Setup of run A:
// badicecream
module badicecream(input         Clk,                 
                             Reset,               
                             frame_clk,           
                input [10:0]   DrawX, DrawY ,    
				input [15:0]   keycode,				  
               	output logic is_BI	,			 
				output logic [10:0] BI_X, BI_Y,
				input logic up_wall, down_wall , left_wall, right_wall,
				output logic [10:0] BI_X_Pos, BI_Y_Pos,
				output logic [5:0] BI_BlkX_Pos, BI_BlkY_Pos
              );
For scale: about 730 cells after synthesis, roughly 100 I/O pins.
clock: 9.0 ns
lec_check: 0
cap_margin: 30
core_aspect_ratio: 0.5
core_margin: 2
core_utilization: 46
cts_cluster_diameter: 49
cts_cluster_size: 16
max_routing_layer: met5
place_density_lb_addon: 0.05
slew_margin: 20
tns_end_percent: 15
run.sh (not shown) runs the stock make flow with config.mk's settings and CLKGATE_MAP_FILE=.
Setup changes, run A to run B
- changing CTS_CLUSTER_DIAMETER from 49 to 376
- changing CORE_MARGIN from 2 to 10
- removing CORE_ASPECT_RATIO (formerly 0.5)
- changing CAP_MARGIN from 30 to 20
- changing CORE_UTILIZATION from 46 to 38
[summary]
Slack of the critical path (lower): run B. Compared with run A, run B is the less power-hungry design. Of run B and run A, run B shows the higher ratio of final minimum period to clock period, with run A below it. Per the comparison of run B with run A, met2 capacity usage during global routing -6.7 points, clock latency at the later pin of the worst-skew pair has decreased, post-detailed-placement half-perimeter wirelength rose by 16%, detailed-route wire length on metal 1 grew by about 6%, sequential share of power +1.5 points.
Input changes introduced in run C (baseline for comparison: run B):
- changing CORE_UTILIZATION from 38 to 46
- changing CORE_MARGIN from 10 to 2
- changing CTS_CLUSTER_DIAMETER from 376 to 25
## What came out
- Run B was routed with fewer vias than run C.
- Against run B, run C comes in 3.0% lower on via count of the first global-routing pass.
- Overall track demand over capacity in global routing: run C vs run B up 5.9 points
- Higher routed length per instance among run B and run C: run B
- Re biggest fanout along the worst timing path: run C is 1 down on run B.
- Taking run B as the reference point, the routed wire length of run C falls by 7.8%.


Setup of the previous run:
The RTL this note starts from:
==> flow/design.v <==
module badicecream(input         Clk,                 
                             Reset,               
                             frame_clk,           
                input [10:0]   DrawX, DrawY ,    
				input [15:0]   keycode,				  
               	output logic is_BI	,			 
				output logic [10:0] BI_X, BI_Y,
				input logic up_wall, down_wall , left_wall, right_wall,
				output logic [10:0] BI_X_Pos, BI_Y_Pos,
				output logic [5:0] BI_BlkX_Pos, BI_BlkY_Pos
              );
	enum logic[2:0] { 
					 right=3'b000, 
					 left=3'b001,
					 up=3'b010,
					 down=3'b011,
					 Halted=3'b100} Dir, Dir_in, Dir_delayed, Dir_delayed_in;
    parameter [10:0] BI_X_Corner = 11'd64;   
    parameter [10:0] BI_Y_Corner = 11'd95;   
    parameter [5:0] BI_Blk_X_Corner = 6'd1;   
    parameter [5:0] BI_Blk_Y_Corner = 6'd1;   
    parameter [10:0] BI_X_Step = 10'd1;       
    parameter [10:0] BI_Y_Step = 10'd1;       
    parameter  BI_sizeX = 6'd32;         
	parameter  BI_sizeY = 6'd48;
	logic [5:0] frame_counter, per_frame_counter;   
	logic [5:0] frame_counter_in, per_frame_counter_in;
	logic [5:0] pace_counter, pace_counter_in;
    logic [10:0] BI_X_Motion, BI_Y_Motion;
    logic [10:0] BI_X_Pos_in, BI_X_Motion_in, BI_Y_Pos_in, BI_Y_Motion_in;
	logic [5:0] BI_BlkX_Pos_in, BI_BlkY_Pos_in;
	logic [2:0] health;
	assign health = 3'd1;    
    logic frame_clk_delayed, frame_clk_rising_edge;
   always_ff @ (posedge Clk) 
	begin
        frame_clk_delayed <= frame_clk;
        frame_clk_rising_edge <= (frame_clk == 1'b1) && (frame_clk_delayed == 1'b0);
		if (Reset)
		begin
			frame_counter <= 6'b0;
			per_frame_counter <= 6'b0;
		end
		else
		begin
			frame_counter <= frame_counter_in;
			per_frame_counter <=  per_frame_counter_in;
		end
    end
	always_comb
	begin
		frame_counter_in = frame_counter;
		per_frame_counter_in = per_frame_counter;
		if (frame_clk_rising_edge)    
		begin
		per_frame_counter_in = per_frame_counter+6'b1;
		if((per_frame_counter) == 6'b000111)  
			begin
				per_frame_counter_in=6'b0;
				frame_counter_in = frame_counter+6'b1;
				if((frame_counter ) == 6'b100)  
				begin
					frame_counter_in=6'b0;
				end
			end
		end
	end
    always_ff @ (posedge Clk)
    begin
        if (Reset)
        begin
            BI_X_Pos <= BI_X_Corner;
            BI_Y_Pos <= BI_Y_Corner;
			BI_BlkX_Pos <= BI_Blk_X_Corner;
			BI_BlkY_Pos <= BI_Blk_Y_Corner;
            BI_X_Motion <= 10'd0;
            BI_Y_Motion <= 10'd0;
			pace_counter <= 6'd0;
				Dir <= Halted;
				Dir_delayed <= down;
        end
        else
        begin
			pace_counter <= pace_counter_in;
            BI_X_Pos <= BI_X_Pos_in;
            BI_Y_Pos <= BI_Y_Pos_in;
            BI_X_Motion <= BI_X_Motion_in;
            BI_Y_Motion <= BI_Y_Motion_in;
			BI_BlkX_Pos <= BI_BlkX_Pos_in;
			BI_BlkY_Pos <= BI_BlkY_Pos_in;
			Dir <= Dir_in;
			Dir_delayed <= Dir_delayed_in;
        end
    end
    always_comb
    begin
		pace_counter_in = pace_counter;
        BI_X_Pos_in = BI_X_Pos;
        BI_Y_Pos_in = BI_Y_Pos;
		BI_X_Motion_in = BI_X_Motion;
		BI_Y_Motion_in = BI_Y_Motion;
        BI_BlkX_Pos_in = BI_BlkX_Pos;    
        BI_BlkY_Pos_in = BI_BlkY_Pos;
		Dir_in = Dir;
		Dir_delayed_in = Dir_delayed;
		if(health != 0)
		begin
			if (frame_clk_rising_edge)
			begin
            	BI_X_Pos_in = BI_X_Pos + BI_X_Motion_in;
            	BI_Y_Pos_in = BI_Y_Pos + BI_Y_Motion_in;
				if (Dir == Halted)  
				begin
					if ((keycode[7:0] == 8'd26) || ((keycode[15:8] == 8'd26 )))  
					begin
						Dir_delayed_in = up;
						if(up_wall)
						begin
							BI_Y_Motion_in = 0;
							BI_X_Motion_in = 0;
							Dir_in = Halted;
						end
						else
						begin
							BI_Y_Motion_in = -BI_Y_Step;
							BI_X_Motion_in = 0;
							Dir_in = up;	
						end
					end
					else if (((keycode[7:0] == 8'd4) || keycode[15:8] == 8'd4 ))  
						begin
							Dir_delayed_in = left;
							if (left_wall)			
							begin
								BI_X_Motion_in = 0;
								BI_Y_Motion_in = 0;
								Dir_in = Halted;
							end
							else
							begin
								BI_Y_Motion_in = 0;
								BI_X_Motion_in = -BI_X_Step;
								Dir_in = left;
							end
						end
					else if((keycode[7:0] == 8'd22) || ((keycode[15:8] == 8'd22 )))  
						begin
							Dir_delayed_in = down;
							if (down_wall) 
							begin
								BI_Y_Motion_in = 0;
								BI_X_Motion_in = 0;
							Dir_in = Halted;
							end
							else
							begin
								BI_Y_Motion_in = BI_Y_Step;
								BI_X_Motion_in = 0;
								Dir_in = down;
							end
						end
					else if (((keycode[7:0]) == 8'd7) || ((keycode[15:8]) == 8'd7))  
						begin
							Dir_delayed_in = right;
							if(right_wall) 
							begin
								BI_X_Motion_in = 0;
								BI_Y_Motion_in = 0;
								Dir_in = Halted;
							end
							else
							begin
								BI_Y_Motion_in = 0;
								BI_X_Motion_in = BI_X_Step;
								Dir_in = right;	
							end
						end
					else
						begin              
						end
				end
				else  
				begin
					pace_counter_in = pace_counter + 6'd1;
					if(pace_counter == 6'd31)
					begin
						pace_counter_in = 6'd0;
						case(Dir)
							left:
							begin
								BI_BlkX_Pos_in = BI_BlkX_Pos -1;
							end
							right:
							begin
								BI_BlkX_Pos_in = BI_BlkX_Pos +1;
							end
							up:
							begin
								BI_BlkY_Pos_in = BI_BlkY_Pos -1;
							end
							down:
							begin
								BI_BlkY_Pos_in = BI_BlkY_Pos +1;
							end
							default:
							begin
								BI_BlkY_Pos_in = 0;  
							end
						endcase
						Dir_in = Halted;
						BI_Y_Motion_in = 0;
						BI_X_Motion_in = 0;						
					end
				end
			end
        end
    end
    int DistX, DistY, Size;
    assign DistX = DrawX - BI_X_Pos;
    assign DistY = DrawY - BI_Y_Pos;
    always_comb begin
		   if (DistX < BI_sizeX && DistX >= 0 && DistY<=0 && -DistY < BI_sizeY)
		  begin
        is_BI = 1'b1;
				BI_X = DrawX - BI_X_Pos+({5'b0, frame_counter}*32);
				BI_Y = DrawY - BI_Y_Pos+BI_sizeY-1+ Dir_delayed_in*48;
		  end
        else
		  begin
        is_BI = 1'b0;
				BI_X = 0;
				BI_Y = 0;
        end
    end
endmodule
Settings: LEC_CHECK=0, ABC_AREA=1, CAP_MARGIN=20, CORE_ASPECT_RATIO=1.05, CORE_MARGIN=2, CORE_UTILIZATION=72, CTS_CLUSTER_DIAMETER=349, MAX_ROUTING_LAYER=met5, PLACE_DENSITY_LB_ADDON=0.11, SETUP_SLACK_MARGIN=1.56, SLEW_MARGIN=20, TNS_END_PERCENT=15; clock period 5.39 ns.
The previous run terminated abnormally: clock tree synthesis reported DPL-0038.
For the current run, these inputs were changed with respect to the previous run:
Settings: a change of SETUP_SLACK_MARGIN from 1.56 to 0.2; a deleted CORE_ASPECT_RATIO that had been 1.05; a deleted CTS_CLUSTER_DIAMETER that had been 349; a deleted TNS_END_PERCENT that had been 15; a deleted MAX_ROUTING_LAYER that had been met5; a change of CORE_UTILIZATION from 72 to 62; a deleted PLACE_DENSITY_LB_ADDON that had been 0.11; a change of the clock period (ns, I/O delays scaled along) from 5.39 to 4.29.
### Flow results
The flow ran to completion for all of the previous run and the current run but the previous run, which stopped partway. The final RePlAce weighted congestion in the current run sits 7.3% below the value recorded for the previous run. Reported for the previous run and the current run, mean instance size in the synthesized netlist turned out identical to the last digit. On number of buffers added on ports, the previous run and the current run are neck and neck. The current run — chip area 15% higher, the previous run as reference.


Starts from the design.v that is shown in full above.
export LEC_CHECK = 0
export CAP_MARGIN = 20
export CELL_PAD_IN_SITES_GLOBAL_PLACEMENT = 1
export CORE_ASPECT_RATIO = 0.53
export CORE_MARGIN = 2
export CORE_UTILIZATION = 38
export CTS_CLUSTER_DIAMETER = 396
export CTS_CLUSTER_SIZE = 16
export GPL_ROUTABILITY_DRIVEN = 0
export GPL_TIMING_DRIVEN = 0
export HOLD_SLACK_MARGIN = 0.04
export MAX_ROUTING_LAYER = met4
export PLACE_DENSITY = 0.85
export SLEW_MARGIN = 20
export TNS_END_PERCENT = 35
create_clock -name core_clock -period 12.4 [get_ports {Clk}]
Then changed:
CELL_PAD_IN_SITES_GLOBAL_PLACEMENT = unset   (was 1)
CORE_ASPECT_RATIO = unset   (was 0.53)
CORE_UTILIZATION = 52   (was 38)
CTS_CLUSTER_DIAMETER = unset   (was 396)
CTS_CLUSTER_SIZE = unset   (was 16)
GPL_ROUTABILITY_DRIVEN = unset   (was 0)
GPL_TIMING_DRIVEN = unset   (was 0)
HOLD_SLACK_MARGIN = unset   (was 0.04)
MAX_ROUTING_LAYER = unset   (was met4)
PLACE_DENSITY = unset   (was 0.85)
SETUP_SLACK_MARGIN = 0.2   (was unset)
TNS_END_PERCENT = unset   (was 35)
clock period = 5.91 ns   (was 12.4 ns; I/O delays follow)
Effect: The changed run produced a layout that fails on setup timing; combinational power increases to 3.1 times its value; via count goes up by 14%; global-route usage rose by 7.9 points; power came out higher by about 140%; synthesized cell count is unchanged; count of clock-buffer cells in the layout falls by 1; final cell count goes up by about 6%; register-to-register slack gets worse by 6500 ps; non-clock buffer count climbs by 127; worst hold slack got worse by 3.6 ps; utilization rose by 30 points.
Then changed:
ABC_AREA = 1   (was unset)
CORE_UTILIZATION = 59   (was 52)
CTS_CLUSTER_DIAMETER = 371   (was unset)
CTS_CLUSTER_SIZE = 100   (was unset)
clock period = 4.35 ns   (was 5.91 ns; I/O delays follow)
The new run completed, yet does not pass: setup timing.
Clock skew grows by 8.4 ps.
Power grows by about 26%.
Combinational power grows by 52%.
Global-route usage grows by 12 points.
Sequential power grows by about 36%.
Wire length grows by about 70%.
Then changed:
CORE_UTILIZATION = 72   (was 59)
CTS_CLUSTER_DIAMETER = 391   (was 371)
PLACE_DENSITY = 0.4   (was unset)
TNS_END_PERCENT = 10   (was unset)
clock period = 4.01 ns   (was 4.35 ns; I/O delays follow)
The changed run failed in detailed placement.
Synthesized area stays the same.
Synthesized cell count does not change.
Die area is lower by 17%.
Then changed:
ABC_AREA = unset   (was 1)
CORE_UTILIZATION = 40   (was 72)
CTS_CLUSTER_DIAMETER = unset   (was 391)
CTS_CLUSTER_SIZE = unset   (was 100)
PLACE_DENSITY = unset   (was 0.4)
TNS_END_PERCENT = unset   (was 10)
clock period = 7.72 ns   (was 4.01 ns; I/O delays follow)
=> Now the flow ran to the end with no violations. Die size is higher by 66%. Synthesized cell count went down by 22%. Synthesized area goes down by 6.1%.


oak:
Starts from the design.v that is shown in full above.
make LEC_CHECK=0 ABC_AREA=1 CAP_MARGIN=30 CELL_PAD_IN_SITES_DETAIL_PLACEMENT=2 CORE_MARGIN=2 CORE_UTILIZATION=40 CTS_CLUSTER_SIZE=24 GPL_ROUTABILITY_DRIVEN=0 GPL_TIMING_DRIVEN=0 MAX_ROUTING_LAYER=met4 SETUP_SLACK_MARGIN=0.2 SLEW_MARGIN=30 finish   # period 8.0 ns
In the summary table, oak is marked failed, with error DPL-0033 raised in clock tree synthesis (4_1_cts).
[inputs] pine vs oak
# oak
export LEC_CHECK = 0
export ABC_AREA = 1
export CAP_MARGIN = 30
export CELL_PAD_IN_SITES_DETAIL_PLACEMENT = 2
export CORE_MARGIN = 2
export CORE_UTILIZATION = 40
export CTS_CLUSTER_SIZE = 24
export GPL_ROUTABILITY_DRIVEN = 0
export GPL_TIMING_DRIVEN = 0
export MAX_ROUTING_LAYER = met4
export SETUP_SLACK_MARGIN = 0.2
export SLEW_MARGIN = 30
create_clock -name core_clock -period 8.0 [get_ports {Clk}]
# pine
export LEC_CHECK = 0
export CAP_MARGIN = 20
export CORE_MARGIN = 2
export CORE_UTILIZATION = 40
export SLEW_MARGIN = 40
create_clock -name core_clock -period 11.9 [get_ports {Clk}]
## What came out
pine: flow completed, timing, DRC and antenna clean
Looking only at average instance area after synthesis, and setting everything else aside, the lower value of pine and oak goes to oak.
When the final numbers for pine and oak were put side by side, the synthesized area turned out to be smaller in pine.
Sort pine and oak by number of cells in the design after placement asc -> top: pine
Synthesized cell count, pine vs oak: down by more than 10%
Sort pine and oak by area share of fa/ha/maj cells after synthesis, descending, and pine comes first.
Area of the placeable core delta (pine − oak): favourable
Of the two candidates, oak has the worse placed wire-length estimate and pine the better one.
For the x dimension of the die, pine came in 3.9 um lower than oak did.
Complex-gate fraction of the synthesized area: pine and oak compared, lower one is oak
pine reports a lower number of nets at floorplan than oak does.
Inputs modified between pine and birch:
# pine
export LEC_CHECK = 0
export CAP_MARGIN = 20
export CORE_MARGIN = 2
export CORE_UTILIZATION = 40
export SLEW_MARGIN = 40
create_clock -name core_clock -period 11.9 [get_ports {Clk}]
# birch
export LEC_CHECK = 0
export ABC_AREA = 1
export CAP_MARGIN = 20
export CORE_MARGIN = 2
export CORE_UTILIZATION = 40
export GPL_ROUTABILITY_DRIVEN = 0
export SETUP_SLACK_MARGIN = 0.2
export SLEW_MARGIN = 30
create_clock -name core_clock -period 8.0 [get_ports {Clk}]
Findings:
- In birch relative to pine, final wirelength had gone up by a little under 10%.
- Summary of birch over pine: die area went up 6.3%, sequential share of power went up 2.7 points, power went up about 38%.
- The run showing the smaller logic area is pine.
- birch vs pine: part of the cycle the worst path needs up
The inputs of maple differ from those of birch as listed below.
# birch
export LEC_CHECK = 0
export ABC_AREA = 1
export CAP_MARGIN = 20
export CORE_MARGIN = 2
export CORE_UTILIZATION = 40
export GPL_ROUTABILITY_DRIVEN = 0
export SETUP_SLACK_MARGIN = 0.2
export SLEW_MARGIN = 30
create_clock -name core_clock -period 8.0 [get_ports {Clk}]
# maple
export LEC_CHECK = 0
export CAP_MARGIN = 20
export CORE_MARGIN = 2
export CORE_UTILIZATION = 40
export SETUP_SLACK_MARGIN = 0.2
export SLEW_MARGIN = 20
create_clock -name core_clock -period 8.0 [get_ports {Clk}]
[summary]
- maple vs birch — first-iteration DRC count dropped about 24%.
- Measured against maple, the via count of birch comes out at 1.10 times the reference value.
- Summary: placeable core area, maple better than birch
- [compare] base=birch new=maple: total power consumption of the routed design now sits higher, post-synthesis area per instance up 21%, number of non-clock buffers +58, worst-case vdd ir drop down 2.8%.
- From birch to maple the numbers moved as follows: post-synthesis simple-gate area fraction -6.7 points, sequential cell count has remained practically unchanged, overall routed net length increased by 0.46% relative to the old numbers, largest incremental delay on the critical path moved up.
Power and IR drop assume default switching activity.
